### design/flow/run.sh
#!/bin/bash
# the make line also repeats each setting of config.mk as NAME=value (left out here)
make -C /OpenROAD-flow-scripts/flow DESIGN_CONFIG=/design/flow/config.mk WORK_HOME=/design/flow/orfs CLKGATE_MAP_FILE= finish
### design/flow/config.mk
export PLATFORM = sky130hd
export DESIGN_NAME = CONV
export DESIGN_NICKNAME = CONV
export VERILOG_FILES = /design/flow/design.v
export SDC_FILE = /design/flow/constraint.sdc
export NUM_CORES = 4
export LEC_CHECK = 0
export CAP_MARGIN = 20
export CELL_PAD_IN_SITES_GLOBAL_PLACEMENT = 0
export CORE_ASPECT_RATIO = 1.13
export CORE_MARGIN = 2
export CORE_UTILIZATION = 71
export CTS_CLUSTER_DIAMETER = 26
export GPL_TIMING_DRIVEN = 1
export MAX_ROUTING_LAYER = met4
export PLACE_DENSITY_LB_ADDON = 0.21
export SETUP_SLACK_MARGIN = 0.56
export SLEW_MARGIN = 10
export TNS_END_PERCENT = 30
### design/flow/constraint.sdc
create_clock -name core_clock -period 3.4 [get_ports {clk}]
set_input_delay 0.6800 -clock core_clock [delete_from_list [all_inputs] [get_ports {clk}]]
set_output_delay 0.6800 -clock core_clock [all_outputs]
set_load 0.01 [all_outputs]
### design/flow/design.v
`timescale 1ns/10ps
module  CONV(
	input	wire				clk,
	input	wire				reset,
	output reg 				busy,	
	input	wire				ready,	
	output reg [11:0]	iaddr,
	input	wire [19:0] idata, 		 
	output reg	 			cwr,
	output reg [11:0]	caddr_wr,
	output reg [19:0]	cdata_wr,  
	output reg	 			crd,
	output reg [11:0]	caddr_rd, 
	input	wire [19:0]	cdata_rd,  
	output reg [2:0] 	csel	 
);
	localparam [19:0] KERNEL_0_0 = 20'h0A89E;
	localparam [19:0] KERNEL_0_1 = 20'h092D5;
	localparam [19:0] KERNEL_0_2 = 20'h06D43;
	localparam [19:0] KERNEL_0_3 = 20'h01004;
	localparam [19:0] KERNEL_0_4 = 20'hF8F71;
	localparam [19:0] KERNEL_0_5 = 20'hF6E54;
	localparam [19:0] KERNEL_0_6 = 20'hFA6D7;
	localparam [19:0] KERNEL_0_7 = 20'hFC834;
	localparam [19:0] KERNEL_0_8 = 20'hFAC19;
	localparam [19:0] KERNEL_1_0 = 20'hFDB55;
	localparam [19:0] KERNEL_1_1 = 20'h02992;
	localparam [19:0] KERNEL_1_2 = 20'hFC994;
	localparam [19:0] KERNEL_1_3 = 20'h050FD;
	localparam [19:0] KERNEL_1_4 = 20'h02F20;
	localparam [19:0] KERNEL_1_5 = 20'h0202D;
	localparam [19:0] KERNEL_1_6 = 20'h03BD7;
	localparam [19:0] KERNEL_1_7 = 20'hFD369;
	localparam [19:0] KERNEL_1_8 = 20'h05E68;
	parameter [19:0] BIAS_0 = 20'h01310;
	parameter [19:0] BIAS_1 = 20'hF7295;
	reg [20:0] 	ma;
	reg [19:0]	mb;
	reg  				me;
	wire [40:0] mo;
	wire 				mv;
	multi_div
	#(
	  .SIZE_A(21),
	  .SIZE_B(20),
	  .SIGNED(1),
	  .STEP_SIZE(1) 
	) multi_u1(
	  .clk(clk),.reset(reset),
	  .en(me),
	  .select(1'b0),
	  .a(ma),
	  .b(mb),
	  .P(mo),
	  .div_zero(),
	  .Valid(mv),
	  .Busy()
	);
	parameter LAYER_0 	= 0,
						LAYER_1_2 = 1,
						IDLE 			= 2;
	reg [1:0] 				state;
	reg 							IMG_S;
	reg [5:0] 				state_x,state_y;
	reg [3:0] 				state_step;
	reg [1:0] 				state_dx,state_dy;  
	reg signed [43:0] write_reg;
	always@(*)begin
		busy <= state==IDLE ? 0:1;
	end
	always @(posedge clk or posedge reset) begin
		if(reset)begin
			state <= IDLE;
			cwr <= 0;
			iaddr <= 0;
			csel <= 0;
			crd <= 0;
			caddr_rd <= 0;
			IMG_S <= 0;
			me<= 0;
			write_reg <= 0;
			state_step <= 0;
			{state_y,state_x} 	<= 0;
			{state_dx,state_dy} <= 0;
		end else begin
			case(state)
				LAYER_0:begin	
					case(state_step)
						0:begin
							if( $signed(state_x+state_dx-1) < 0 || $signed(state_x+state_dx-1) > 63 
								|| $signed(state_y+state_dy-1) < 0 || $signed(state_y+state_dy-1) > 63)begin
								iaddr <= 0;	
								state_step <= 3;
							end else begin
								iaddr[11:6] 	<= state_y + state_dy - 1;
								iaddr[5:0] 	<= state_x + state_dx - 1;
								state_step <= state_step + 1;
							end
						end
						1:begin
							me <= 1;
							ma <= idata;
							if(IMG_S==0)begin
								case({state_dy,state_dx})
									{2'd0,2'd0}: mb <= KERNEL_0_0;
									{2'd0,2'd1}: mb <= KERNEL_0_1;
									{2'd0,2'd2}: mb <= KERNEL_0_2;
									{2'd1,2'd0}: mb <= KERNEL_0_3;
									{2'd1,2'd1}: mb <= KERNEL_0_4;
									{2'd1,2'd2}: mb <= KERNEL_0_5;
									{2'd2,2'd0}: mb <= KERNEL_0_6;
									{2'd2,2'd1}: mb <= KERNEL_0_7;
									{2'd2,2'd2}: mb <= KERNEL_0_8;
									default mb <= 0;
								endcase
							end
							else begin
								case({state_dy,state_dx})
									{2'd0,2'd0}: mb <= KERNEL_1_0;
									{2'd0,2'd1}: mb <= KERNEL_1_1;
									{2'd0,2'd2}: mb <= KERNEL_1_2;
									{2'd1,2'd0}: mb <= KERNEL_1_3;
									{2'd1,2'd1}: mb <= KERNEL_1_4;
									{2'd1,2'd2}: mb <= KERNEL_1_5;
									{2'd2,2'd0}: mb <= KERNEL_1_6;
									{2'd2,2'd1}: mb <= KERNEL_1_7;
									{2'd2,2'd2}: mb <= KERNEL_1_8;
									default mb <= 0;
								endcase
							end
							state_step <= state_step + 1;
						end
						2:begin
							me <= 0;
							if(mv)begin  
								write_reg <= $signed(write_reg) + $signed(mo); 
								state_step <= state_step + 1;
							end
							else state_step <= state_step;
						end
						3:begin
							if(state_dy == 2 && state_dx == 2)begin
								{state_dx,state_dy} <= 0;
								state_step <= state_step + 1;
								if(IMG_S) write_reg <= $signed(write_reg) + ($signed(BIAS_1)<<16);
								else write_reg <= $signed(write_reg) + ($signed(BIAS_0)<<16);
							end else if(state_dx == 2)begin
								state_dx <= 0;
								state_dy <= state_dy + 1;
								state_step <= 0;
							end else begin
								state_dx <= state_dx + 1;
								state_step <= 0;
							end
						end
						4:begin
								cwr <= 1;
								csel <= IMG_S ? 2:1;
								state_step <= state_step + 1;
								caddr_wr <= {state_y,state_x};
								cdata_wr <= (write_reg < 0) ? 0 :  ((write_reg>>16)+write_reg[15]) ;  
						end
						5:begin
							cwr <= 0;
							if(state_y == 63 && state_x == 63)begin
								if(IMG_S)begin
									state <= LAYER_1_2;
									IMG_S <= 0;
								end else begin
									IMG_S <= 1;
								end 	
								state_x <= 0;
								state_y <= 0;
							end 
							else if(state_x == 63)begin
								state_x <= 0;
								state_y <= state_y + 1; 
							end 
							else begin
								state_x <= state_x + 1;
							end
							state_dx <= 0;
							state_dy <= 0;
							state_step <= 0;
							write_reg <= 0;
						end
					endcase
				end 
				LAYER_1_2:begin
					case(state_step)
						0:begin
							csel <= IMG_S ? 2 : 1;
							cwr <= 0;
							crd <= 1;
							caddr_rd[11-:5] <= state_y; 
							caddr_rd[5-:5]  <= state_x; 
							caddr_rd[6] <= 0;
							caddr_rd[0] <= 0;
							state_step <= state_step + 1;
						end
						1:begin
							caddr_rd[6] <= 0;
							caddr_rd[0] <= 1;
							write_reg <= 	cdata_rd;			
							state_step <= state_step + 1;
						end
						2:begin
							caddr_rd[6] <= 1;
							caddr_rd[0] <= 0;
							write_reg <= (write_reg > cdata_rd) ? write_reg : cdata_rd;			
							state_step <= state_step + 1;
						end
						3:begin
							caddr_rd[6] <= 1;
							caddr_rd[0] <= 1;
							write_reg <= (write_reg > cdata_rd) ? write_reg : cdata_rd;			
							state_step <= state_step + 1;
						end
						4:begin
							crd <= 0;
							cwr <= 1;
							csel <= IMG_S ? 4 : 3;
							caddr_wr <= {2'b00,state_y[4:0],state_x[4:0]};
							cdata_wr <= (write_reg > cdata_rd) ? write_reg : cdata_rd;			
							state_step <= state_step + 1;
						end
						5:begin
							csel <= 5;
							if(IMG_S) caddr_wr <= {1'b0,state_y[4:0],state_x[4:0],1'b1};
							else caddr_wr <= {1'b0,state_y[4:0],state_x[4:0],1'b0};
							state_step <= state_step + 1;
						end
						6:begin
							cwr <= 0;
							if(state_y==31 && state_x==31)begin
								if(IMG_S)begin
									state <= IDLE;
									IMG_S <= 0;
								end else begin
									IMG_S <= 1;
								end
								state_x <= 0;
								state_y <= 0;
							end
							else if(state_x == 31)begin
								state_y <= state_y + 1;
								state_x <= 0;
							end else begin
								state_x <= state_x + 1;
							end
							state_step <= 0;
						end
					endcase
				end
				IDLE:begin
					if(ready)begin
						state <= LAYER_0;
					end
					cwr <= 0;
					IMG_S <= 0;
					me <= 0;
					write_reg <= 0;
					state_step <= 0;
					{state_y,state_x} 	<= 0;
					{state_dx,state_dy} <= 0;
				end
			endcase
		end
	end
endmodule
module multi_div
#(
  parameter SIZE_A = 128,
  parameter SIZE_B = 64,
  parameter SIGNED = 0,
  parameter STEP_SIZE = 1 
)(
  input wire clk,reset,
  input wire en,
  input wire select,
  input wire [SIZE_A-1:0] a,
  input wire [SIZE_B-1:0] b,
  output reg [SIZE_A+SIZE_B-1:0] P,
  output reg div_zero,
  output reg Valid,
  output reg Busy
);
  parameter READ_IN       = 0,
            CALCULATE     = 1,
            PREPARE_DATA  = 2,
            DATA_OUT      = 3;
  reg [1:0] state;
  reg [9:0] state_counter;
  reg neg_signed;
  reg [SIZE_A-1:0] data_b;
  reg [SIZE_A+SIZE_B:0] r;   
  always@(*)begin
    Valid <= (state == DATA_OUT) ? 1'b1:1'b0;
    Busy  <= (state == CALCULATE || state == PREPARE_DATA) ? 1'b1:1'b0;
  end
  always@(posedge clk or posedge reset)begin
    if(reset)begin
      state <= READ_IN;
      state_counter <= 0;
    end else begin
      case(state)
        READ_IN   :begin
          if(en)begin
            if(select && b==0)begin
              state <= DATA_OUT;
              div_zero <= 1;
            end else begin
              state <= CALCULATE;
              div_zero <= 0;
            end 
            state_counter <= 0;
          end  
        end
        CALCULATE :begin
          if(state_counter == (SIZE_A/STEP_SIZE)-1)begin
            state <= PREPARE_DATA;
            state_counter <= 0;
          end
          else begin
            state_counter <= state_counter + 1;
          end
        end
        PREPARE_DATA:begin
          state <= DATA_OUT;
          state_counter <= 0;
        end
        DATA_OUT  :begin
          state <= READ_IN;
          state_counter <= 0;
        end
        default begin
          state <= READ_IN;
          state_counter <= 0;
        end
      endcase
    end
  end
  reg [SIZE_A-1:0] na;
  reg [SIZE_B-1:0] nb;
  reg in_select;
  integer i;
  always@(posedge clk or posedge reset)begin
    if(reset)begin
      r = 0;
      data_b = 0;
			P = 0;
      neg_signed = 0;
    end else begin
      case(state)
        READ_IN   :begin
          if(en)begin
            if(SIGNED)begin
              neg_signed = a[SIZE_A-1] ^ b[SIZE_B-1];
              na = a[SIZE_A-1] ? -a:a;
              nb = b[SIZE_B-1] ? -b:b;
            end
            else begin
              na = a;
              nb = b;
            end
            r = {na,1'b0,{SIZE_B{1'b0}}};
            data_b = nb;
            in_select = select;
          end  
        end
        CALCULATE :begin
          for(i=0;i<STEP_SIZE;i=i+1)begin 
          	r = r[SIZE_A+SIZE_B] ? ((r<<1)+data_b) : (r<<1);
          end
        end
        PREPARE_DATA:begin
          P = r[SIZE_A+SIZE_B-1:0];
          if(neg_signed)begin
            P = -P;
          end
        end
      endcase
    end
  end
endmodule
==> ci_impl_report.md, run 1 <==
### Metrics collected by this job

| Metric | Value |
|---|---|
| Starting density of the core | `0.7173` |
| Clock Path Buffers | `3` |
| Mapped Area | `just under 0.02 mm2` |
| Status | `aborted with a tool error` |
| Die area | `~0.029 mm2` |
| Placeable Area | `roughly 0.028 mm2` |
| Io pins | `105` |
| # rows | `~65` |
| Overflow after GRT | `slightly above 50` |
| Top cells by count | `nand2_1 (239), o21ai_0 (224), dfrtp_1 (214)` |
| Syn Inst Count | `approximately 2300` |
| Area leader share | `0.2692` |
| YS warnings | `2` |
| Last stage | `global routing` |
| Total CTS buffers | `just over 70` |
| XOR/XNOR Area Share | `0.06957` |
| Most common cell in the synthesized netlist | `nand2_1` |
| Cell Type Count | `between 80 and 90` |
| # Cells Yosys | `between 2000 and 2500` |
| Inst Count DP | `between 2000 and 3000` |
| Hold buffer count at cts | `0` |
| Dpl ws | `-0.4069 ns` |
| Final GP Congestion | `just over 1` |
| Synth Area per Inst | `8.649 um2` |
| Clk root buf | `clkbuf_16` |
| Mux share | `0.03126` |
| AO/OA Area Share | `0.2274` |
| Total GRT Usage | `0.7621` |
| Clk sinks | `about 290` |
| Yosys simple share | `0.1685` |
| Seq/Total Area, Yosys | `0.3760` |
| Htree depth | `3` |
| Die Y | `181.9 um` |
| Ys async rst share | `0.7579` |
| EDFF count, synth | `69` |
| Synthesized Nets | `roughly 2500` |
| Port buffer count | `approximately 100` |
| Registers, synthesis | `285` |
| Comb area leader | `AND-OR/OR-AND gates` |
| Err | `[ERROR GRT-0116] Global routing finished with congestion. Check the congestion regions in the DRC Viewer.` |
| Top_reg_cell synth | `dfrtp_1` |
| Final HPWL from detailed placement | `45650 um` |
| Die Width | `between 150 and 200 um` |
| Top cells by area, synth | `dfrtp_1 (27%), edfxtp_1 (10%), ha_1 (7.9%)` |
| Yosys synthesis chip area | `between 0.015 and 0.02 mm2` |
| Adder Share, Synth | `0.08328` |
| Synth area leader | `dfrtp_1` |
==> layer usage <==
metal  overflow  global-route usage
met1          0              0.7536
met2         26              0.9409
met3          0              0.5450
met4         25              0.7482
met5          -                   -
==> timing repair <==
| action | in CTS |
|---|---|
| gates resized | 201 |
| pin swaps | 103 |
| cloned | 2 |
| setup endpoints to repair | 133 |
| buffers inserted | 56 |
==> per-stage QoR <==
step / area [um2] / hold slack [ns] / utilization
floorplan: 19900 / 0.3519 / -
global placement: 22250 / 0.4629 / 0.8024
detailed placement: 22250 / 0.4756 / 0.8024
CTS: 26050 / 0.3959 / 0.9394
==> run 2, diff against run 1 <==
Settings changed: CELL_PAD_IN_SITES_GLOBAL_PLACEMENT 0 to not set, CORE_ASPECT_RATIO 1.13 to not set, CORE_UTILIZATION 71 to 64, CTS_CLUSTER_DIAMETER 26 to not set, GPL_TIMING_DRIVEN 1 to not set, MAX_ROUTING_LAYER met4 to not set, PLACE_DENSITY_LB_ADDON 0.21 to not set, SETUP_SLACK_MARGIN 0.56 to not set, SLEW_MARGIN 10 to 20, TNS_END_PERCENT 30 to not set.
Clock period 3.4 ns to 5.04 ns, I/O delays scaled along.
==> run 2 against run 1 <==
The run now finishes clean. Die area increased by 11%. Synthesized cell count unchanged. Synthesized area unchanged.
==> ci_impl_report.md, run 2 <==
## PnR job results

| Metric | Value |
|---|---|
| Status | `finished clean` |
| Resize count post-CTS | `0 (-100%)` |
| Fin cells | `about 2700` |
| CTS tree | `yes` |
| Hold Path Class | `flop to flop` |
| Area Overhead vs Synth | `11.20%` |
| Sw power | `around 3.5 mW` |
| Final hold vios | `0` |
| Wire per inst | `20.36 um` |
| Detail Route Antenna Nets | `0` |
| Crit. path cell count | `13` |
| Antenna Cells | `0` |
| Die Width | `180.3 um (+12%)` |
| Most common cell in the synthesized netlist | `nand2_1` |
| Internal cell power | `about 5.2 mW` |
| Share of the cycle needed by the critical path after routing | `0.8317` |
| DP Area | `0.02114 mm2 (-5.0%)` |
| Yosys simple share | `0.1685 (unchanged)` |
| Registers, synthesis | `285 (unchanged)` |
| Total GRT Usage | `0.3395` |
| Top_reg_cell synth | `dfrtp_1` |
| Clock Path Buffers | `3 (unchanged)` |
| Worst-path fanout max | `29` |
| CP Buf/Inv Count | `2` |
| Setup crit start kind | `flop` |
| AO/OA Area Share | `0.2274 (unchanged)` |
| Mapped Area | `0.01989 mm2 (unchanged)` |
| DRC violations left | `0` |
| Adder Share, Synth | `0.08328 (unchanged)` |
| Heaviest power group | `combinational logic` |
| Clk sinks | `285 (unchanged)` |
| Slew headroom | `0.3489` |
| Slowest CP cell | `dfrtp_1` |
| LEAKAGE | `about 9.7 nW` |
| Final Max Slew Viols | `0` |
| CP arrival | `about 4.6 ns` |
| Worst Skew | `between 0.015 and 0.02 ns` |
| Comb area leader | `AND-OR/OR-AND gates` |
| Synth area leader | `dfrtp_1` |
| Synth Area per Inst | `8.649 um2 (unchanged)` |
| Initial antenna violation count | `1` |
| Hold_ws | `~0.48 ns` |
| Power Sequential | `3.20 mW` |
| Overflow after GRT | `0` |
| Post-CTS setup buffer count | `0 (-100%)` |
| CP max stage delay | `roughly 0.91 ns` |
| Drt pass-1 iters | `7` |
| Iter 0 DRT Violations | `around 1700` |
| Vias | `approximately 18000` |
| Sequential Power Share | `0.365` |
| Starting density of the core | `0.6503 (-0.06698)` |
| CP cell instances | `inv_1, ha_1, inv_1, ha_1, a21o_1, a21o_1, a21oi_1, o21bai_1, xnor2_1, nand3_1, nor4b_1, o21ai_0, o31ai_1` |
| Comb power | `roughly 3.3 mW` |
| Fin crit period | `4.192 ns` |
| Crit Reg-Reg Startpoint | `state_dy[1]` |
| Worst EP required | `5.49 ns` |
| Pwr dens | `~400 mW/mm2` |
| Synthesized Nets | `2473 (unchanged)` |
| Top cells by area, synth | `dfrtp_1 (27%), edfxtp_1 (10%), ha_1 (7.9%)` |
| Sw Ratio | `0.4048` |
| Final HPWL from detailed placement | `41000 um (-10%)` |
| Largest net degree at the start of global routing | `155` |
| Placeable Area | `0.03059 mm2 (+10%)` |
| Filler cell count | `about 2400` |
| Top cells by count | `nand2_1 (239), o21ai_0 (224), dfrtp_1 (214)` |
| YS warnings | `2 (unchanged)` |
| Max-capacitance violation count | `0` |
| Port buffer count | `104 (unchanged)` |
| Syn Inst Count | `2300 (unchanged)` |
| Clk latency late pin | `between 0.5 and 0.6 ns` |
| Routed WL | `between 50000 and 60000 um` |
| RSZ-0062 raised after global routing | `no` |
| Number of cells on the worst reg-to-reg path | `13` |
| Layout net count | `between 2000 and 2500` |
| Hold buffer count at cts | `0 (unchanged)` |
| # rows | `64 (-1.5%)` |
| Io pins | `105 (unchanged)` |
| Setup-failing EPs final | `0` |
| Yosys synthesis chip area | `0.01989 mm2 (unchanged)` |
| Crit path capture type | `flop` |
| Hold EP | `iaddr[3]` |
| Critical Path End | `state_step[0]` |
| Combinational power share | `0.380` |
| Achievable Freq | `238.6 MHz` |
| Die Y | `180.3 um (-0.90%)` |
| XOR/XNOR Area Share | `0.06957 (unchanged)` |
| Final standard cell area without fillers | `about 0.022 mm2` |
| Ys async rst share | `0.7579 (unchanged)` |
| Vias in the first global route | `between 15000 and 20000` |
| Worst Hold Path Cells | `2` |
| Worst Tran Pin Value | `roughly 0.95 ns` |
| Inst Count DP | `2686 (-4.2%)` |
| # Cells Yosys | `2300 (unchanged)` |
| Clock Power Share | `0.255` |
| Tot Pwr | `slightly below 9 mW` |
| Top delay family on crit path | `flip-flops` |
| Routed vias/inst | `between 6 and 7` |
| Die area | `0.03251 mm2 (+11%)` |
| Peak supply drop | `roughly 0.43 mV` |
| Htree depth | `1 (-2)` |
| Reg-to-reg endpoint | `state_step[0]` |
| Clk root buf | `clkbuf_16` |
| Mux share | `0.03126 (unchanged)` |
| R2R Setup Slk | `around 0.85 ns` |
| Critical path type | `flop to flop` |
| EDFF count, synth | `69 (unchanged)` |
| CP Launch Point | `state_dy[1]` |
| First-pass GRT wire length | `between 90000 and 100000 um` |
| Final GP Congestion | `0.9725 (-4.5%)` |
| Reg clk slew, reported paths | `approximately 0.06 ns` |
| Area leader share | `0.2692 (unchanged)` |
| P_clk | `between 2 and 2.5 mW` |
| Min-delay src | `iaddr[3]` |
| Cell Type Count | `82 (unchanged)` |
| Total CTS buffers | `31 (-57%)` |
| Count of tool warnings | `about 50` |
| Seq/Total Area, Yosys | `0.3760 (unchanged)` |
## run 2: routing by layer
layer,GRT usage,up-vias,wire [um]
met1,0.4633,8675,23410
met4,0.09871,0,1668
li1,-,8380,-
met3,0.04749,116,4287
met2,0.5673,767,26510
met5,0,-,0
## run 2: cell type report
cell class | count | area, um2 | share of cell area
well taps | 396 | 495.5 | 0.02240
inverters | 93 | 352.8 | 0.01595
repair buffers | 127 | 1230 | 0.05561
flip-flops and latches | 285 | 7481 | 0.3382
clock inverters | 15 | 118.9 | 0.005374
clock buffers | 43 | 862.1 | 0.03898
multi-input cells | 1785 | 11580 | 0.5235
## run 2: stage by stage
step | setup TNS [ns] | util | setup slack (ns)
4_1_cts | 0 | 0.7230 | 0.9270
2_1_floorplan | -28.40 | - | -0.4895
6_report | 0 | 0.7231 | 0.8483
3_5_place_dp | 0 | 0.6909 | 0.5632
5_1_grt | 0 | 0.7231 | 0.6200
3_3_place_gp | 0 | 0.6905 | 0.7266
==> run 3, diff against run 2 <==
Settings changed: CORE_UTILIZATION 64 to 72, CTS_CLUSTER_DIAMETER set to 26, CTS_CLUSTER_SIZE set to 35, SETUP_SLACK_MARGIN set to 0.53.
Clock period 5.04 ns to 3.23 ns, I/O delays scaled along.
==> run 3 against run 2 <==
The flow now stops in clock tree synthesis. Die area shrank 11%. Synthesized cell count is the same. Synthesized area is the same.
==> ci_impl_report.md, run 3 <==
### Metrics collected by this job

| Metric | Value |
|---|---|
| Placeable Area | `0.02703 mm2 (-12%)` |
| Comb area leader | `AND-OR/OR-AND gates` |
| YS warnings | `2 (unchanged)` |
| Yosys simple share | `0.1685 (unchanged)` |
| Cell Type Count | `82 (unchanged)` |
| Synth area leader | `dfrtp_1` |
| Err | `[ERROR DPL-0033] detailed placement checks failed during check placement.` |
| Synthesized Nets | `2473 (unchanged)` |
| Dpl ws | `-0.4350 ns (-0.9982 ns)` |
| EDFF count, synth | `69 (unchanged)` |
| Ys async rst share | `0.7579 (unchanged)` |
| Status | `aborted with a tool error` |
| Starting density of the core | `0.7360 (+0.08574)` |
| Mux share | `0.03126 (unchanged)` |
| Adder Share, Synth | `0.08328 (unchanged)` |
| Area leader share | `0.2692 (unchanged)` |
| Die Width | `170.2 um (-5.6%)` |
| Seq/Total Area, Yosys | `0.3760 (unchanged)` |
| Top cells by count | `nand2_1 (239), o21ai_0 (224), dfrtp_1 (214)` |
| XOR/XNOR Area Share | `0.06957 (unchanged)` |
| Syn Inst Count | `2300 (unchanged)` |
| Registers, synthesis | `285 (unchanged)` |
| Top cells by area, synth | `dfrtp_1 (27%), edfxtp_1 (10%), ha_1 (7.9%)` |
| Last stage | `clock tree synthesis` |
| # Cells Yosys | `2300 (unchanged)` |
| Synth Area per Inst | `8.649 um2 (unchanged)` |
| Port buffer count | `104 (unchanged)` |
| # rows | `60 (-6.3%)` |
| Die Y | `170.2 um (-5.6%)` |
| Io pins | `105 (unchanged)` |
| Die area | `0.02897 mm2 (-11%)` |
| Mapped Area | `0.01989 mm2 (unchanged)` |
| Top_reg_cell synth | `dfrtp_1` |
| Final HPWL from detailed placement | `45640 um (+11%)` |
| DP Area | `0.02230 mm2 (+5.5%)` |
| Most common cell in the synthesized netlist | `nand2_1` |
| Yosys synthesis chip area | `0.01989 mm2 (unchanged)` |
| Final GP Congestion | `1.010 (+3.9%)` |
| AO/OA Area Share | `0.2274 (unchanged)` |
[run 3: metrics by stage]
step | power, mW | utilization | cells
after detailed placement | 10.60 | 0.8250 | 2764
after floorplan | 8.595 | - | 2300
after global placement | 10.30 | 0.8250 | 2764
==> run 4, diff against run 3 <==
Settings changed: CAP_MARGIN 20 to 15, CELL_PAD_IN_SITES_GLOBAL_PLACEMENT set to 0, CORE_ASPECT_RATIO set to 1.13, CTS_CLUSTER_DIAMETER 26 to not set, CTS_CLUSTER_SIZE 35 to 24, GPL_TIMING_DRIVEN set to 1, MAX_ROUTING_LAYER set to met4, SETUP_SLACK_MARGIN 0.53 to -0.17, SLEW_MARGIN 20 to 10, TNS_END_PERCENT set to 30.
Clock period 3.23 ns to 1.81 ns, I/O delays scaled along.
==> run 4 against run 3 <==
The flow again stops in clock tree synthesis. Synthesized area unchanged. Die area about the same. Synthesized cell count stayed put.
==> ci_impl_report.md, run 4 <==
### Metrics collected by this job

| Metric | Value |
|---|---|
| Status | `aborted with a tool error` |
| Last stage | `clock tree synthesis` |
| Err | `[ERROR DPL-0038] Utilization greater than 100%, impossible to legalize` |
| EDFF count, synth | `69 (unchanged)` |
| XOR/XNOR Area Share | `0.06957 (unchanged)` |
| Final GP Congestion | `1.050 (+3.9%)` |
| Die Y | `180.7 um (+6.2%)` |
| Top cells by count | `nand2_1 (239), o21ai_0 (224), dfrtp_1 (214)` |
| Placeable Area | `0.02715 mm2 (+0.44%)` |
| Synthesized Nets | `2473 (unchanged)` |
| Port buffer count | `104 (unchanged)` |
| YS warnings | `2 (unchanged)` |
| # Cells Yosys | `2300 (unchanged)` |
| Mapped Area | `0.01989 mm2 (unchanged)` |
| Top cells by area, synth | `dfrtp_1 (27%), edfxtp_1 (10%), ha_1 (7.9%)` |
| Synth Area per Inst | `8.649 um2 (unchanged)` |
| Adder Share, Synth | `0.08328 (unchanged)` |
| Inst Count DP | `3248 (+18%)` |
| Syn Inst Count | `2300 (unchanged)` |
| Seq/Total Area, Yosys | `0.3760 (unchanged)` |
| AO/OA Area Share | `0.2274 (unchanged)` |
| Die Width | `160.4 um (-5.8%)` |
| Final HPWL from detailed placement | `60910 um (+33%)` |
| Top_reg_cell synth | `dfrtp_1` |
| Yosys synthesis chip area | `0.01989 mm2 (unchanged)` |
| Area leader share | `0.2692 (unchanged)` |
| Yosys simple share | `0.1685 (unchanged)` |
| Mux share | `0.03126 (unchanged)` |
| Ys async rst share | `0.7579 (unchanged)` |
| Registers, synthesis | `285 (unchanged)` |
| Comb area leader | `AND-OR/OR-AND gates` |
| Cell Type Count | `82 (unchanged)` |
| # rows | `64 (+6.7%)` |
| Starting density of the core | `0.7328 (-0.003257)` |
| Synth area leader | `dfrtp_1` |
| Io pins | `105 (unchanged)` |
| Most common cell in the synthesized netlist | `nand2_1` |
| DP Area | `0.02569 mm2 (+15%)` |
| Die area | `0.02898 mm2 (about the same)` |
run 4: stage by stage:
| step | power (mW) | setup WS [ns] | util | hold slack, ns |
|---|---|---|---|---|
| 2_1_floorplan | 15.20 | -3.074 | - | 0.3519 |
| 3_3_place_gp | 20.93 | -1.477 | 0.9464 | 0.4646 |
| 3_5_place_dp | 22.22 | -1.731 | 0.9464 | 0.4752 |
==> run 5, diff against run 4 <==
Settings changed: CAP_MARGIN 15 to 20, CELL_PAD_IN_SITES_GLOBAL_PLACEMENT 0 to not set, CORE_ASPECT_RATIO 1.13 to not set, CORE_UTILIZATION 72 to 66, CTS_CLUSTER_SIZE 24 to not set, GPL_TIMING_DRIVEN 1 to not set, MAX_ROUTING_LAYER met4 to not set, SETUP_SLACK_MARGIN -0.17 to -0.65, SLEW_MARGIN 10 to 20, TNS_END_PERCENT 30 to not set.
Clock period 1.81 ns to 8.35 ns, I/O delays scaled along.
==> run 5 against run 4 <==
The run now finishes clean. Die area up 8.9%. Synthesized cell count did not move. Synthesized area is the same.
==> ci_impl_report.md, run 5 <==
## PnR job results

| Metric | Value |
|---|---|
| Status | `finished clean` |
| Area Overhead vs Synth | `11.64%` |
| Achievable Freq | `around 210 MHz` |
| Starting density of the core | `0.6711 (-0.06162)` |
| Fin crit period | `about 4.8 ns` |
| Slowest CP cell | `mux2i_1` |
| Setup crit start kind | `input port` |
| Fin cells | `around 2700` |
| Largest net degree at the start of global routing | `slightly above 90` |
| CTS tree | `yes` |
| Syn Inst Count | `2300 (unchanged)` |
| Power Sequential | `approximately 1.9 mW` |
| Io pins | `105 (unchanged)` |
| Top_reg_cell synth | `dfrtp_1` |
| DRC violations left | `0` |
| # rows | `63 (-1.6%)` |
| Final Max Slew Viols | `0` |
| Top delay family on crit path | `AND-OR/OR-AND gates` |
| Port buffer count | `104 (unchanged)` |
| Crit. path cell count | `11` |
| Wire per inst | `20.87 um` |
| Reg clk slew, reported paths | `roughly 0.06 ns` |
| Critical path type | `input port to flop` |
| Max-capacitance violation count | `0` |
| YS warnings | `2 (unchanged)` |
| Detail Route Antenna Nets | `0` |
| Overflow after GRT | `0` |
| Inst Count DP | `2675 (-18%)` |
| Top cells by count | `nand2_1 (239), o21ai_0 (224), dfrtp_1 (214)` |
| Internal cell power | `3.284 mW` |
| Filler cell count | `about 2200` |
| Synth area leader | `dfrtp_1` |
| Registers, synthesis | `285 (unchanged)` |
| Worst Hold Path Cells | `2` |
| CP cell instances | `clkdlybuf4s50_1, inv_1, ha_1, a21oi_1, o21ai_0, a2111oi_0, a21oi_1, a311oi_4, buf_4, mux2i_1, o22ai_1` |
| Most numerous cell on the critical path | `a21oi_1` |
| Pwr dens | `246.0 mW/mm2` |
| Crit Reg-Reg Startpoint | `state_dy[1]` |
| Drt pass-1 iters | `8` |
| Layout net count | `between 2000 and 2500` |
| Clock Power Share | `0.276` |
| Htree depth | `2` |
| Die Y | `177.6 um (-1.7%)` |
| R2R Setup Slk | `4.17 ns` |
| Post-CTS setup buffer count | `0` |
| Most common cell in the synthesized netlist | `nand2_1` |
| Yosys simple share | `0.1685 (unchanged)` |
| RSZ-0062 raised after global routing | `no` |
| Clk sinks | `approximately 290` |
| XOR/XNOR Area Share | `0.06957 (unchanged)` |
| CP max stage delay | `0.62 ns` |
| LEAKAGE | `approximately 9.7 nW` |
| Mux share | `0.03126 (unchanged)` |
| Crit path capture type | `flop` |
| CP Buf/Inv Count | `3` |
| Worst EP required | `between 8 and 9 ns` |
| Clock Path Buffers | `3` |
| Setup-failing EPs final | `0` |
| Total CTS buffers | `34` |
| Ys async rst share | `0.7579 (unchanged)` |
| Critical Path End | `cdata_wr[16]` |
| Vias in the first global route | `between 15000 and 20000` |
| Worst-path fanout max | `22` |
| Seq/Total Area, Yosys | `0.3760 (unchanged)` |
| Vias | `18070` |
| Slew headroom | `0.3017` |
| Initial antenna violation count | `0` |
| Final hold vios | `0` |
| Clk root buf | `clkbuf_16` |
| Worst Skew | `0.02109 ns` |
| Worst Tran Pin Value | `between 1 and 1.5 ns` |
| Antenna Cells | `0` |
| Peak supply drop | `about 0.22 mV` |
| EDFF count, synth | `69 (unchanged)` |
| Min-delay src | `iaddr[3]` |
| Post-layout util | `0.7492` |
| Yosys synthesis chip area | `0.01989 mm2 (unchanged)` |
| Final HPWL from detailed placement | `40930 um (-33%)` |
| Die area | `0.03154 mm2 (+8.9%)` |
| Number of cells on the worst reg-to-reg path | `12` |
| Die Width | `177.6 um (+11%)` |
| P_clk | `around 1.5 mW` |
| Clk latency late pin | `roughly 0.53 ns` |
| AO/OA Area Share | `0.2274 (unchanged)` |
| Mapped Area | `0.01989 mm2 (unchanged)` |
| Comb power | `roughly 2.0 mW` |
| Final GP Congestion | `1.038 (-1.1%)` |
| Iter 0 DRT Violations | `around 2000` |
| First-pass GRT wire length | `~91000 um` |
| Hold EP | `iaddr[3]` |
| Reg-to-reg endpoint | `state_step[0]` |
| Synth Area per Inst | `8.649 um2 (unchanged)` |
| Adder Share, Synth | `0.08328 (unchanged)` |
| CP arrival | `5.05 ns` |
| Area leader share | `0.2692 (unchanged)` |
| Placeable Area | `0.02964 mm2 (+9.2%)` |
| Sw power | `between 2 and 2.5 mW` |
| Sequential Power Share | `0.353` |
| Routed WL | `57110 um` |
| Combinational power share | `0.371` |
| CP Launch Point | `cdata_rd[15]` |
| Hold Path Class | `flop to flop` |
| Comb area leader | `AND-OR/OR-AND gates` |
| Count of tool warnings | `between 40 and 50` |
| Resize count post-CTS | `0` |
| Synthesized Nets | `2473 (unchanged)` |
| Cell Type Count | `82 (unchanged)` |
| Share of the cycle needed by the critical path after routing | `0.5779` |
| Heaviest power group | `combinational logic` |
| Routed vias/inst | `around 6.6` |
| Hold buffer count at cts | `0` |
| Sw Ratio | `0.3989` |
| Total GRT Usage | `0.3648` |
| Top cells by area, synth | `dfrtp_1 (27%), edfxtp_1 (10%), ha_1 (7.9%)` |
| # Cells Yosys | `2300 (unchanged)` |
run 5: cell type report:
type	count	area, um2	area share
clock inverters	17	180.2	0.008114
well taps	390	488.0	0.02197
clock buffers	45	943.4	0.04248
flip-flops and latches	285	7482	0.3369
inverters	93	356.6	0.01606
multi-input cells	1785	11580	0.5215
repair buffers	122	1176	0.05296
run 5: metal layers:
metal / GRT usage / share of wire
met2: 0.5893 / 0.46
met3: 0.06470 / 0.091
met1: 0.4906 / 0.41
met5: 0 / 0
met4: 0.1397 / 0.038
run 5: per-stage QoR:
step	hold WS, ns	TNS (ns)	worst slack, ns	power, mW	instance area (um2)
after floorplan	0.3519	-0.8151	-0.04076	3.294	19890
after global routing	0.4968	0	3.320	5.751	22210
after CTS	0.4801	0	3.759	5.406	22200
final	0.4825	0	3.524	5.463	22210
after detailed placement	0.4666	0	3.256	3.883	21080
after global placement	0.4640	0	3.347	3.825	21070
==> run 6, diff against run 5 <==
Settings changed: CORE_UTILIZATION 66 to 64, SETUP_SLACK_MARGIN -0.65 to not set.
Clock period 8.35 ns to 5.3 ns, I/O delays scaled along.
==> run 6 against run 5 <==
Still clean. Worst setup slack got worse by 2.5 ns. Global-route usage fell by 1.8 points. Flip-flop count did not move.
==> ci_impl_report.md, run 6 <==
## PnR job results

| Metric | Value |
|---|---|
| CP max stage delay | `0.94 ns (+0.32 ns)` |
| Wire per inst | `20.86 um (about the same)` |
| Antenna Cells | `0 (unchanged)` |
| Final Max Slew Viols | `0 (unchanged)` |
| Detail Route Antenna Nets | `0 (unchanged)` |
| Seq/Total Area, Yosys | `0.3760 (unchanged)` |
| Die Width | `180.3 um (+1.5%)` |
| Crit Reg-Reg Startpoint | `state_dy[1]` |
| Top delay family on crit path | `AND-OR/OR-AND gates` |
| RSZ-0062 raised after global routing | `no` |
| Port buffer count | `104 (unchanged)` |
| M2 GR Usage | `0.5766 (-0.01267)` |
| Mapped Area | `0.01989 mm2 (unchanged)` |
| # rows | `64 (+1.6%)` |
| P_clk | `2.30 mW (+52%)` |
| Sequential Power Share | `0.358 (+0.005)` |
| Worst EP required | `5.75 ns (-2.82 ns)` |
| Gate Area | `0.01158 mm2 (about the same)` |
| Mux share | `0.03126 (unchanged)` |
| Hold Path Class | `flop to flop` |
| Synth area leader | `dfrtp_1` |
| Htree depth | `2 (unchanged)` |
| Fin cells | `2744 (+0.26%)` |
| Die area | `0.03251 mm2 (+3.1%)` |
| CP Buf/Inv Count | `2 (-1)` |
| Share of the cycle needed by the critical path after routing | `0.7981 (+0.2201)` |
| Worst Skew | `0.02473 ns (+0.003634 ns)` |
| Power Sequential | `3.05 mW (+58%)` |
| Hold EP | `iaddr[7]` |
| YS warnings | `2 (unchanged)` |
| CP arrival | `4.68 ns (-0.37 ns)` |
| Status | `finished clean` |
| Crit. path cell count | `13 (+2)` |
| Combinational power share | `0.372 (about the same)` |
| Crit path capture type | `flop` |
| Worst-path fanout max | `29 (+32%)` |
| Clk root buf | `clkbuf_16` |
| Starting density of the core | `0.6503 (-0.02086)` |
| Setup-failing EPs final | `0 (unchanged)` |
| LEAKAGE | `9.741 nW (about the same)` |
| Max-capacitance violation count | `0 (unchanged)` |
| Clk sinks | `285 (unchanged)` |
| Cell Type Count | `82 (unchanged)` |
| Iter 0 DRT Violations | `1906 (-6.2%)` |
| Yosys simple share | `0.1685 (unchanged)` |
| Reg-to-reg endpoint | `state_step[2]` |
| Flop area | `0.007482 mm2 (unchanged)` |
| Achievable Freq | `approximately 240 MHz` |
| Worst Hold Path Cells | `2 (unchanged)` |
| Slew headroom | `0.2968 (-0.004934)` |
| Area leader share | `0.2692 (unchanged)` |
| Synth Area per Inst | `8.649 um2 (unchanged)` |
| Yosys synthesis chip area | `0.01989 mm2 (unchanged)` |
| Overflow after GRT | `0 (unchanged)` |
| Area Overhead vs Synth | `11.66% (about the same)` |
| Inst Count DP | `2682 (+0.26%)` |
| Registers, synthesis | `285 (unchanged)` |
| Peak supply drop | `0.3643 mV (+68%)` |
| # Cells Yosys | `2300 (unchanged)` |
| Clk latency late pin | `0.53 ns (about the same)` |
| Final HPWL from detailed placement | `41510 um (+1.4%)` |
| Met1 Track Usage GR | `0.4760 (-0.01465)` |
| Post-layout util | `0.7261 (-0.02313)` |
| Comb power | `3.17 mW (+56%)` |
| Grt met3 use | `0.04305 (-0.02165)` |
| Setup crit start kind | `flop` |
| Pwr dens | `384.1 mW/mm2 (+56%)` |
| Top_reg_cell synth | `dfrtp_1` |
| EDFF count, synth | `69 (unchanged)` |
| Io pins | `105 (unchanged)` |
| CP cell instances | `inv_1, ha_1, inv_1, ha_1, a21o_1, a21o_1, a21oi_1, o21bai_1, xnor2_1, nand3_1, a21oi_1, nor3_1, nor3_1` |
| Count of tool warnings | `50 (+6.4%)` |
| Sw Ratio | `0.3985 (about the same)` |
| Layout net count | `2496 (+0.080%)` |
| Slowest CP cell | `dfrtp_1` |
| AO/OA Area Share | `0.2274 (unchanged)` |
| Sw power | `3.400 mW (+56%)` |
| Largest net degree at the start of global routing | `174 (+87%)` |
| Initial antenna violation count | `1 (+1)` |
| Total CTS buffers | `35 (+2.9%)` |
| CP Launch Point | `state_dy[1]` |
| Vias in the first global route | `17110 (+0.39%)` |
| Comb area leader | `AND-OR/OR-AND gates` |
| XOR/XNOR Area Share | `0.06957 (unchanged)` |
| Resize count post-CTS | `0 (unchanged)` |
| First-pass GRT wire length | `91860 um (+1.1%)` |
| Internal cell power | `5.131 mW (+56%)` |
| Total GRT Usage | `0.3470 (-0.01783)` |
| Filler cell count | `2311 (+4.1%)` |
| Routed WL | `57230 um (+0.21%)` |
| Die Y | `180.3 um (+1.5%)` |
| Final worst-path setup slack | `1.070 ns (-2.454 ns)` |
| Top cells by area, synth | `dfrtp_1 (27%), edfxtp_1 (10%), ha_1 (7.9%)` |
| Most common cell in the synthesized netlist | `nand2_1` |
| Clock Power Share | `0.270 (-0.006)` |
| Reg clk slew, reported paths | `0.06 ns (about the same)` |
| Routed vias/inst | `6.557 (-0.68%)` |
| Final hold vios | `0 (unchanged)` |
| Adder Share, Synth | `0.08328 (unchanged)` |
| Worst Tran Pin Value | `1.043 ns (+0.002429 ns)` |
| Clock Path Buffers | `3 (unchanged)` |
| Hold_ws | `0.4841 ns (+0.001643 ns)` |
| Drt pass-1 iters | `6 (-2)` |
| Fin crit period | `~4.2 ns` |
| Synthesized Nets | `2473 (unchanged)` |
| Ys async rst share | `0.7579 (unchanged)` |
| Vias | `17990 (-0.43%)` |
| Min-delay src | `iaddr[7]` |
| Critical path type | `flop to flop` |
| Syn Inst Count | `2300 (unchanged)` |
| CTS tree | `yes` |
| Final GP Congestion | `0.9547 (-8.0%)` |
| DRC violations left | `0 (unchanged)` |
| Hold buffer count at cts | `0 (unchanged)` |
| Heaviest power group | `combinational logic` |
| Critical Path End | `state_step[2]` |
| GRT busiest layer | `met2` |
| Placeable Area | `0.03059 mm2 (+3.2%)` |
| Number of cells on the worst reg-to-reg path | `13 (+1)` |
| Post-CTS setup buffer count | `0 (unchanged)` |
| Top cells by count | `nand2_1 (239), o21ai_0 (224), dfrtp_1 (214)` |
| R2R Setup Slk | `1.07 ns (-3.10 ns)` |
| Dpl ws | `0.7774 ns (-2.479 ns)` |
-- run 6: through the flow --
stage | total power, mW | area (um2) | setup TNS, ns
after floorplan | 5.191 | 19900 | -14.05
after global placement | 6.037 | 21100 | 0
after detailed placement | 6.132 | 21110 | 0
after global routing | 8.997 | 22210 | 0
final | 8.531 | 22210 | 0
after CTS | 8.461 | 22210 | 0
-- run 6: per-layer routing --
metal / share of wire / wire (um)
met1: 0.41 / 23650
met4: 0.028 / 1619
met5: 0 / 0
met3: 0.079 / 4541
met2: 0.48 / 27420
-- run 6: layout make-up --
cell class | instances | share of cell area
flip-flops and latches | 285 | 0.3369
clock inverters | 15 | 0.004845
clock buffers | 47 | 0.04473
inverters | 93 | 0.01589
well taps | 396 | 0.02231
multi-input cells | 1785 | 0.5215
repair buffers | 123 | 0.05385
==> run 7, diff against run 6 <==
Settings changed: CORE_UTILIZATION 64 to 72, CTS_CLUSTER_DIAMETER set to 29, MAX_ROUTING_LAYER set to met4, SETUP_SLACK_MARGIN set to 0.59.
Clock period 5.3 ns to 3.33 ns, I/O delays scaled along.
==> run 7 against run 6 <==
The run now fails in global routing. Die area shrank 11%. Synthesized cell count is the same. Synthesized area unchanged.
==> ci_impl_report.md, run 7 <==
### Metrics collected by this job

| Metric | Value |
|---|---|
| Status | `aborted with a tool error` |
| Last stage | `global routing` |
| Err | `[ERROR GRT-0116] Global routing finished with congestion. Check the congestion regions in the DRC Viewer.` |
| # Cells Yosys | `2300 (unchanged)` |
| Die Y | `170.2 um (-5.6%)` |
| Top cells by area, synth | `dfrtp_1 (27%), edfxtp_1 (10%), ha_1 (7.9%)` |
| Area leader share | `0.2692 (unchanged)` |
| YS warnings | `2 (unchanged)` |
| Clk sinks | `285 (unchanged)` |
| Ys async rst share | `0.7579 (unchanged)` |
| Final HPWL from detailed placement | `44600 um (+7.4%)` |
| Starting density of the core | `0.7360 (+0.08574)` |
| Placeable Area | `0.02703 mm2 (-12%)` |
| Top cells by count | `nand2_1 (239), o21ai_0 (224), dfrtp_1 (214)` |
| Seq/Total Area, Yosys | `0.3760 (unchanged)` |
| Yosys simple share | `0.1685 (unchanged)` |
| Synthesized Nets | `2473 (unchanged)` |
| Most common cell in the synthesized netlist | `nand2_1` |
| Io pins | `105 (unchanged)` |
| Die Width | `170.2 um (-5.6%)` |
| Comb area leader | `AND-OR/OR-AND gates` |
| EDFF count, synth | `69 (unchanged)` |
| Yosys synthesis chip area | `0.01989 mm2 (unchanged)` |
| Final GP Congestion | `1.004 (+5.2%)` |
| Top_reg_cell synth | `dfrtp_1` |
| Syn Inst Count | `2300 (unchanged)` |
| Synth Area per Inst | `8.649 um2 (unchanged)` |
| Registers, synthesis | `285 (unchanged)` |
| XOR/XNOR Area Share | `0.06957 (unchanged)` |
| Synth area leader | `dfrtp_1` |
| Cell Type Count | `82 (unchanged)` |
| Htree depth | `2 (unchanged)` |
| DP Area | `0.02230 mm2 (+5.6%)` |
| Overflow after GRT | `a little under 300` |
| # rows | `60 (-6.3%)` |
| Die area | `0.02897 mm2 (-11%)` |
| Hold buffer count at cts | `0 (unchanged)` |
| Adder Share, Synth | `0.08328 (unchanged)` |
| Total CTS buffers | `59 (+69%)` |
| Total GRT Usage | `0.8965` |
| Inst Count DP | `2770 (+3.3%)` |
| Port buffer count | `104 (unchanged)` |
| Clock Path Buffers | `3 (unchanged)` |
| Clk root buf | `clkbuf_16` |
| Mapped Area | `0.01989 mm2 (unchanged)` |
| AO/OA Area Share | `0.2274 (unchanged)` |
| Mux share | `0.03126 (unchanged)` |
## run 7: per-stage QoR
stage          power, mW  hold slack (ns)  setup slack (ns)
2_1_floorplan      8.314           0.3519            -1.858
3_3_place_gp       9.957           0.4651           -0.1203
3_5_place_dp       10.24           0.4695           -0.2722
4_1_cts            17.19           0.4515            0.2544
## run 7: routing by layer
| metal | overflow | track usage |
|---|---|---|
| met2 | 124 | 0.9903 |
| met4 | 123 | 0.9164 |
| met1 | 13 | 0.8760 |
| met5 | - | - |
| met3 | 33 | 0.7914 |
## run 7: what timing repair did
item                       4_1_cts
gates resized                  322
hold endpoints to repair         0
pin swaps                      133
setup endpoints to repair      134
cloned                           5
setup buffers                   70
==> run 8, diff against run 7 <==
Settings changed: CORE_UTILIZATION 72 to 64, CTS_CLUSTER_DIAMETER 29 to not set, MAX_ROUTING_LAYER met4 to not set, PLACE_DENSITY set to 0.35, SETUP_SLACK_MARGIN 0.59 to not set.
Clock period 3.33 ns to 13.8 ns, I/O delays scaled along.
==> run 8 against run 7 <==
The run now finishes clean. Synthesized area did not move. Die area rose by 12%. Synthesized cell count did not move.
==> ci_impl_report.md, run 8 <==
## PnR job results

| Metric | Value |
|---|---|
| Worst-path fanout max | `21` |
| Hold buffer count at cts | `0 (unchanged)` |
| First-pass GRT wire length | `92930 um` |
| Inst Count DP | `2682 (-3.2%)` |
| CP Buf/Inv Count | `3` |
| Hold EP | `iaddr[6]` |
| Reg clk slew, reported paths | `approximately 0.06 ns` |
| Top_reg_cell synth | `dfrtp_1` |
| YS warnings | `2 (unchanged)` |
| Top cells by area, synth | `dfrtp_1 (27%), edfxtp_1 (10%), ha_1 (7.9%)` |
| Synthesized Nets | `2473 (unchanged)` |
| P_clk | `around 0.9 mW` |
| Power Sequential | `1.16 mW` |
| Total GRT Usage | `0.3512` |
| Initial antenna violation count | `1` |
| Most common cell in the synthesized netlist | `nand2_1` |
| Sequential Power Share | `0.352` |
| Final hold vios | `0` |
| Post-CTS setup buffer count | `0 (-100%)` |
| Reg-to-reg endpoint | `state_step[0]` |
| EDFF count, synth | `69 (unchanged)` |
| Drt pass-1 iters | `6` |
| Adder Share, Synth | `0.08328 (unchanged)` |
| Io pins | `105 (unchanged)` |
| Area leader share | `0.2692 (unchanged)` |
| Met2 WL | `approximately 27000 um` |
| # rows | `64 (+6.7%)` |
| Combinational power share | `0.369` |
| Iter 0 DRT Violations | `1999` |
| Critical Path End | `write_reg[7]` |
| Achievable Freq | `~170 MHz` |
| Area Overhead vs Synth | `11.80%` |
| Worst Hold Path Cells | `2` |
| Fin cells | `2745` |
| Worst Tran Pin Value | `~1.0 ns` |
| Top delay family on crit path | `AND-OR/OR-AND gates` |
| Starting density of the core | `0.6503 (-0.08574)` |
| Total CTS buffers | `35 (-41%)` |
| M1 WL | `between 20000 and 25000 um` |
| Post-layout util | `0.7270` |
| Routed vias/inst | `between 6 and 7` |
| Sw Ratio | `0.3955` |
| Vias in the first global route | `around 17000` |
| Overflow after GRT | `0` |
| AO/OA Area Share | `0.2274 (unchanged)` |
| Wire per inst | `between 20 and 25 um` |
| Clk sinks | `285 (unchanged)` |
| Setup TNS | `0 ns` |
| Worst Skew | `around 0.024 ns` |
| Mapped Area | `0.01989 mm2 (unchanged)` |
| Resize count post-CTS | `0 (-100%)` |
| Placeable Area | `0.03059 mm2 (+13%)` |
| Setup-failing EPs final | `0` |
| Final worst-path setup slack | `8.051 ns` |
| Internal cell power | `2.000 mW` |
| Synth area leader | `dfrtp_1` |
| DRC violations left | `0` |
| Pwr dens | `between 100 and 150 mW/mm2` |
| CP Launch Point | `cdata_rd[5]` |
| Crit. path cell count | `12` |
| XOR/XNOR Area Share | `0.06957 (unchanged)` |
| CP arrival | `a little over 6 ns` |
| Seq/Total Area, Yosys | `0.3760 (unchanged)` |
| Peak supply drop | `0.1602 mV` |
| Setup crit start kind | `input port` |
| Die area | `0.03251 mm2 (+12%)` |
| Htree depth | `2 (unchanged)` |
| Highest metal used | `met4` |
| Fin crit period | `5.749 ns` |
| Min-delay src | `iaddr[6]` |
| Mux share | `0.03126 (unchanged)` |
| Yosys synthesis chip area | `0.01989 mm2 (unchanged)` |
| Clk root buf | `clkbuf_16` |
| Comb power | `between 1 and 1.5 mW` |
| Dpl ws | `7.625 ns (+7.897 ns)` |
| Final Max Slew Viols | `0` |
| Cell Type Count | `82 (unchanged)` |
| Ys async rst share | `0.7579 (unchanged)` |
| Share of the cycle needed by the critical path after routing | `0.4166` |
| Crit Reg-Reg Startpoint | `state_dy[1]` |
| Clock Path Buffers | `3 (unchanged)` |
| Status | `finished clean` |
| Routed WL | `about 57000 um` |
| Clk latency late pin | `roughly 0.52 ns` |
| Routed wl met3 | `between 4000 and 5000 um` |
| Final GP Congestion | `0.9516 (-5.2%)` |
| Worst EP required | `14.16 ns` |
| Die Y | `180.3 um (+5.9%)` |
| Filler cell count | `2340` |
| RSZ-0062 raised after global routing | `no` |
| R2R Setup Slk | `between 9 and 10 ns` |
| Crit path capture type | `flop` |
| Max-capacitance violation count | `0` |
| Count of tool warnings | `47` |
| Layout net count | `2496` |
| Heaviest power group | `combinational logic` |
| LEAKAGE | `around 10 nW` |
| Hold Path Class | `flop to flop` |
| Critical path type | `input port to flop` |
| CP cell instances | `clkdlybuf4s50_1, inv_1, ha_1, a21o_1, nand3_1, a21oi_1, a2111o_1, a311oi_4, buf_4, mux2_2, a222oi_1, o21ai_0` |
| Registers, synthesis | `285 (unchanged)` |
| Largest net degree at the start of global routing | `between 90 and 100` |
| Slowest CP cell | `clkdlybuf4s50_1` |
| CP max stage delay | `0.61 ns` |
| Top cells by count | `nand2_1 (239), o21ai_0 (224), dfrtp_1 (214)` |
| Slew headroom | `0.3037` |
| Syn Inst Count | `2300 (unchanged)` |
| Synth Area per Inst | `8.649 um2 (unchanged)` |
| Die Width | `180.3 um (+5.9%)` |
| Vias | `17950` |
| # Cells Yosys | `2300 (unchanged)` |
| Clock Power Share | `0.279` |
| Sw power | `1.308 mW` |
| Detail Route Antenna Nets | `0` |
| Comb area leader | `AND-OR/OR-AND gates` |
| Yosys simple share | `0.1685 (unchanged)` |
| Hold_ws | `around 0.49 ns` |
| CTS tree | `yes` |
| Final HPWL from detailed placement | `41410 um (-7.1%)` |
| Number of cells on the worst reg-to-reg path | `13` |
| Port buffer count | `104 (unchanged)` |
## run 8: final cells by class
class | instances | area [um2] | area share
Timing Repair Buffer | 123 | 1184 | 0.05322
Clock inverter | 14 | 163.9 | 0.007370
Clock buffer | 48 | 974.7 | 0.04383
Sequential cell | 285 | 7482 | 0.3364
Antenna cell | 1 | 2.502 | 0.0001125
Tap cell | 396 | 495.5 | 0.02228
Multi-Input combinational cell | 1785 | 11580 | 0.5207
Inverter | 93 | 356.6 | 0.01603
## run 8: metrics by stage
stage | power [mW] | area [um2]
2_1_floorplan | 1.993 | 19890
3_3_place_gp | 2.325 | 21090
3_5_place_dp | 2.356 | 21090
4_1_cts | 3.286 | 22230
5_1_grt | 3.498 | 22240
6_report | 3.308 | 22240
## run 8: routing by layer
layer,vias to the layer above,track usage
met5,-,0
met4,0,0.1187
met3,127,0.05578
met2,828,0.5794
met1,8620,0.4738
li1,8372,-
==> run 9, diff against run 8 <==
Settings changed: CAP_MARGIN 20 to 0, CORE_ASPECT_RATIO set to 0.92, CORE_UTILIZATION 64 to 72, CTS_CLUSTER_DIAMETER set to 30, PLACE_DENSITY 0.35 to 0.65, SETUP_SLACK_MARGIN set to -0.65.
Clock period 13.8 ns to 8.35 ns, I/O delays scaled along.
==> run 9 against run 8 <==
Flip-flop count stayed put. Via count up 6.1%. First-iteration DRC count up 34%. Largest cell class unchanged. Critical path depth grew 1. Clock power is 150% higher. Highest routed layer is now met5. Critical path type unchanged. Still clean on timing, DRC and antenna.
==> ci_impl_report.md, run 9 <==
## PnR job results

| Metric | Value |
|---|---|
| Sequential Power Share | `0.306 (-0.046)` |
| Final GP Congestion | `0.9409 (-1.1%)` |
| R2R Setup Slk | `4.05 ns (-5.57 ns)` |
| Peak supply drop | `0.2912 mV (+82%)` |
| Seq/Total Area, Yosys | `0.3760 (unchanged)` |
| Worst EP required | `8.85 ns (-5.31 ns)` |
| Post-CTS setup buffer count | `0 (unchanged)` |
| CP Buf/Inv Count | `3 (unchanged)` |
| Area Overhead vs Synth | `15.72%` |
| Final standard cell area without fillers | `0.02302 mm2 (+3.5%)` |
| Number of cells on the worst reg-to-reg path | `13 (unchanged)` |
| Setup crit start kind | `input port` |
| Synthesized Nets | `2473 (unchanged)` |
| Registers, synthesis | `285 (unchanged)` |
| DP Area | `0.02103 mm2 (-0.31%)` |
| Clock Path Buffers | `3 (unchanged)` |
| Sw Ratio | `0.3999 (+0.004404)` |
| Count of tool warnings | `48 (+2.1%)` |
| Reg-to-reg endpoint | `state_step[0]` |
| Hold Path Class | `flop to flop` |
| Detail Route Antenna Nets | `0 (unchanged)` |
| Top_reg_cell synth | `dfrtp_1` |
| Max-capacitance violation count | `0 (unchanged)` |
| Comb area leader | `AND-OR/OR-AND gates` |
| Ys async rst share | `0.7579 (unchanged)` |
| First-pass GRT wire length | `95470 um (+2.7%)` |
| Mux share | `0.03126 (unchanged)` |
| Top cells by count | `nand2_1 (239), o21ai_0 (224), dfrtp_1 (214)` |
| Layout net count | `2519 (+0.92%)` |
| Clk root buf | `clkbuf_16` |
| Wire per inst | `22.09 um (+6.2%)` |
| Final hold vios | `0 (unchanged)` |
| Share of the cycle needed by the critical path after routing | `0.6159 (+0.1993)` |
| Power Sequential | `1.95 mW (+68%)` |
| Setup TNS | `0 ns (unchanged)` |
| Critical Path End | `write_reg[15]` |
| Routed WL | `60890 um (+6.6%)` |
| Routed vias/inst | `6.905 (+5.6%)` |
| Iter 0 DRT Violations | `2672 (+34%)` |
| Vias | `19040 (+6.1%)` |
| Sw power | `2.546 mW (+95%)` |
| YS warnings | `2 (unchanged)` |
| CP cell instances | `clkdlybuf4s50_1, inv_1, ha_1, a21oi_1, o21ai_0, a2111oi_0, a21oi_1, a311oi_4, buf_4, nor2b_1, nor2_2, a22oi_1, o21ai_0` |
| Initial antenna violation count | `2 (+1)` |
| Min-delay src | `iaddr[8]` |
| Final Max Slew Viols | `0 (unchanged)` |
| Mapped Area | `0.01989 mm2 (unchanged)` |
| Setup-failing EPs final | `0 (unchanged)` |
| Worst Hold Path Cells | `2 (unchanged)` |
| Status | `finished clean` |
| Drt pass-1 iters | `9 (+3)` |
| Most common cell in the synthesized netlist | `nand2_1` |
| Io pins | `105 (unchanged)` |
| Reg clk slew, reported paths | `0.05 ns (about the same)` |
| Slew headroom | `0.3097 (+0.005960)` |
| CTS tree | `yes` |
| Port buffer count | `104 (unchanged)` |
| Final HPWL from detailed placement | `40660 um (-1.8%)` |
| Top cells by area, synth | `dfrtp_1 (27%), edfxtp_1 (10%), ha_1 (7.9%)` |
| Tot Pwr | `6.366 mW (+92%)` |
| Slowest CP cell | `nor2_2` |
| # Cells Yosys | `2300 (unchanged)` |
| Worst Tran Pin Value | `1.009 ns (-0.008715 ns)` |
| LEAKAGE | `10.16 nW (+4.1%)` |
| Clk sinks | `285 (unchanged)` |
| Crit Reg-Reg Startpoint | `state_dy[1]` |
| Area leader share | `0.2692 (unchanged)` |
| Adder Share, Synth | `0.08328 (unchanged)` |
| Worst-path fanout max | `17 (-19%)` |
| Largest net degree at the start of global routing | `84 (-13%)` |
| Critical path type | `input port to flop` |
| CP Launch Point | `cdata_rd[15]` |
| CP max stage delay | `0.59 ns (-0.02 ns)` |
| Die Y | `163.4 um (-9.4%)` |
| Top delay family on crit path | `AND-OR/OR-AND gates` |
| Pwr dens | `276.6 mW/mm2 (+86%)` |
| Total CTS buffers | `59 (+69%)` |
| Die area | `0.02897 mm2 (-11%)` |
| Synth area leader | `dfrtp_1` |
| Syn Inst Count | `2300 (unchanged)` |
| Crit. path cell count | `13 (+1)` |
| Vias in the first global route | `17800 (+2.8%)` |
| Cell Type Count | `82 (unchanged)` |
| Hold EP | `iaddr[8]` |
| Total GRT Usage | `0.4183 (+0.06712)` |
| Starting density of the core | `0.7290 (+0.07872)` |
| Clk latency late pin | `0.62 ns (+0.10 ns)` |
| Achievable Freq | `roughly 200 MHz` |
| Placeable Area | `0.02729 mm2 (-11%)` |
| Combinational power share | `0.335 (-0.034)` |
| Comb power | `2.13 mW (+75%)` |
| RSZ-0062 raised after global routing | `no` |
| Overflow after GRT | `0 (unchanged)` |
| Yosys simple share | `0.1685 (unchanged)` |
| Resize count post-CTS | `0 (unchanged)` |
| DRC violations left | `0 (unchanged)` |
| P_clk | `2.29 mW (+150%)` |
| XOR/XNOR Area Share | `0.06957 (unchanged)` |
| EDFF count, synth | `69 (unchanged)` |
| Htree depth | `2 (unchanged)` |
| Clock Power Share | `0.359 (+0.080)` |
| Worst Skew | `0.03730 ns (+0.01301 ns)` |
| Filler cell count | `1517 (-35%)` |
| Hold buffer count at cts | `0 (unchanged)` |
| AO/OA Area Share | `0.2274 (unchanged)` |
| CP arrival | `5.65 ns (-0.46 ns)` |
| # rows | `58 (-9.4%)` |
| Crit path capture type | `flop` |
| Yosys synthesis chip area | `0.01989 mm2 (unchanged)` |
| Internal cell power | `3.820 mW (+91%)` |
| Die Width | `177.3 um (-1.7%)` |
| Heaviest power group | `clock` |
| Synth Area per Inst | `8.649 um2 (unchanged)` |
| Fin crit period | `5.143 ns` |
[run 9: stage by stage]
step                      hold WS [ns]  utilization  cells  worst slack [ns]
final                           0.4857       0.8436   2757             3.207
after global routing            0.4946       0.8435   2756             3.021
after CTS                       0.4861       0.8428   2756             3.317
after detailed placement        0.4715       0.7705   2645             2.689
after global placement          0.4642       0.7705   2645             2.760
after floorplan                 0.3519            -   2300          -0.04076
[run 9: final cells by class]
| cell class | instances | area [um2] | share of cell area |
|---|---|---|---|
| multi-input combinational | 1785 | 11570 | 0.5029 |
| sequential | 285 | 7482 | 0.3251 |
| clock buffer | 63 | 1533 | 0.06659 |
| timing repair buffer | 122 | 1180 | 0.05126 |
| tap | 360 | 450.4 | 0.01957 |
| clock inverter | 48 | 439.2 | 0.01908 |
| inverter | 93 | 356.6 | 0.01549 |
| antenna | 1 | 2.502 | 0.0001087 |
[run 9: metal layers]
metal | up-vias | share of wire | track usage
li1 | 8447 | - | -
met1 | 8985 | 0.38 | 0.5487
met2 | 1310 | 0.46 | 0.6686
met3 | 290 | 0.11 | 0.09008
met4 | 4 | 0.050 | 0.1908
met5 | - | 0.00043 | 0
==> run 10, diff against run 9 <==
Settings changed: CAP_MARGIN 0 to 20, CORE_ASPECT_RATIO 0.92 to not set, CORE_UTILIZATION 72 to 70, MAX_ROUTING_LAYER set to met4, PLACE_DENSITY 0.65 to 0.64, SETUP_SLACK_MARGIN -0.65 to 0.33.
Clock period 8.35 ns to 3.33 ns, I/O delays scaled along.
==> run 10 against run 9 <==
The flow now stops in global routing. Synthesized area unchanged. Synthesized cell count unchanged. Die area increased by 2.8%.
==> ci_impl_report.md, run 10 <==
### Metrics collected by this job

| Metric | Value |
|---|---|
| Clock Path Buffers | `3 (unchanged)` |
| Overflow after GRT | `57` |
| Die Y | `172.6 um (+5.6%)` |
| Yosys synthesis chip area | `0.01989 mm2 (unchanged)` |
| Port buffer count | `104 (unchanged)` |
| Mapped Area | `0.01989 mm2 (unchanged)` |
| Syn Inst Count | `2300 (unchanged)` |
| Placeable Area | `0.02786 mm2 (+2.1%)` |
| Synth Area per Inst | `8.649 um2 (unchanged)` |
| Mux share | `0.03126 (unchanged)` |
| Err | `[ERROR GRT-0232] Routing congestion too high. Check the congestion heatmap in the GUI.` |
| Ys async rst share | `0.7579 (unchanged)` |
| Registers, synthesis | `285 (unchanged)` |
| Total CTS buffers | `61 (+3.4%)` |
| Synthesized Nets | `2473 (unchanged)` |
| AO/OA Area Share | `0.2274 (unchanged)` |
| Area leader share | `0.2692 (unchanged)` |
| Final GP Congestion | `1.039 (+10%)` |
| Die area | `0.02978 mm2 (+2.8%)` |
| XOR/XNOR Area Share | `0.06957 (unchanged)` |
| EDFF count, synth | `69 (unchanged)` |
| Status | `aborted with a tool error` |
| Clk root buf | `clkbuf_16` |
| Top cells by area, synth | `dfrtp_1 (27%), edfxtp_1 (10%), ha_1 (7.9%)` |
| # rows | `61 (+5.2%)` |
| Clk sinks | `285 (unchanged)` |
| Die Width | `172.6 um (-2.7%)` |
| Top cells by count | `nand2_1 (239), o21ai_0 (224), dfrtp_1 (214)` |
| Htree depth | `2 (unchanged)` |
| Starting density of the core | `0.7140 (-0.01496)` |
| Inst Count DP | `2823 (+6.7%)` |
| Top_reg_cell synth | `dfrtp_1` |
| Io pins | `105 (unchanged)` |
| YS warnings | `2 (unchanged)` |
| Adder Share, Synth | `0.08328 (unchanged)` |
| Cell Type Count | `82 (unchanged)` |
| Total GRT Usage | `0.8062` |
| Last stage | `global routing` |
| Yosys simple share | `0.1685 (unchanged)` |
| Most common cell in the synthesized netlist | `nand2_1` |
| Synth area leader | `dfrtp_1` |
| Comb area leader | `AND-OR/OR-AND gates` |
| # Cells Yosys | `2300 (unchanged)` |
| Final HPWL from detailed placement | `44630 um (+9.8%)` |
| Seq/Total Area, Yosys | `0.3760 (unchanged)` |
## run 10: stage by stage
stage | power [mW] | TNS, ns | util | cell area (um2) | setup slack [ns]
2_1_floorplan | 8.269 | -156.79 | - | 19930 | -1.858
3_3_place_gp | 9.940 | -18.16 | 0.8004 | 22300 | -0.4294
3_5_place_dp | 10.16 | -21.45 | 0.8004 | 22300 | -0.4828
4_1_cts | 16.82 | 0 | 0.9071 | 25270 | 0.2112
## run 10: metal layers
layer,global-route usage,GRT overflow
met1,0.7880,2
met2,0.9324,30
met3,0.6865,4
met4,0.7760,21
met5,-,-
## run 10: what timing repair did
item,in CTS
gates cloned,1
buffers inserted,28
pin swaps,58
endpoints found under the setup margin,108
hold buffers,0
resized,128
Power is estimated from default activity; no workload was simulated.
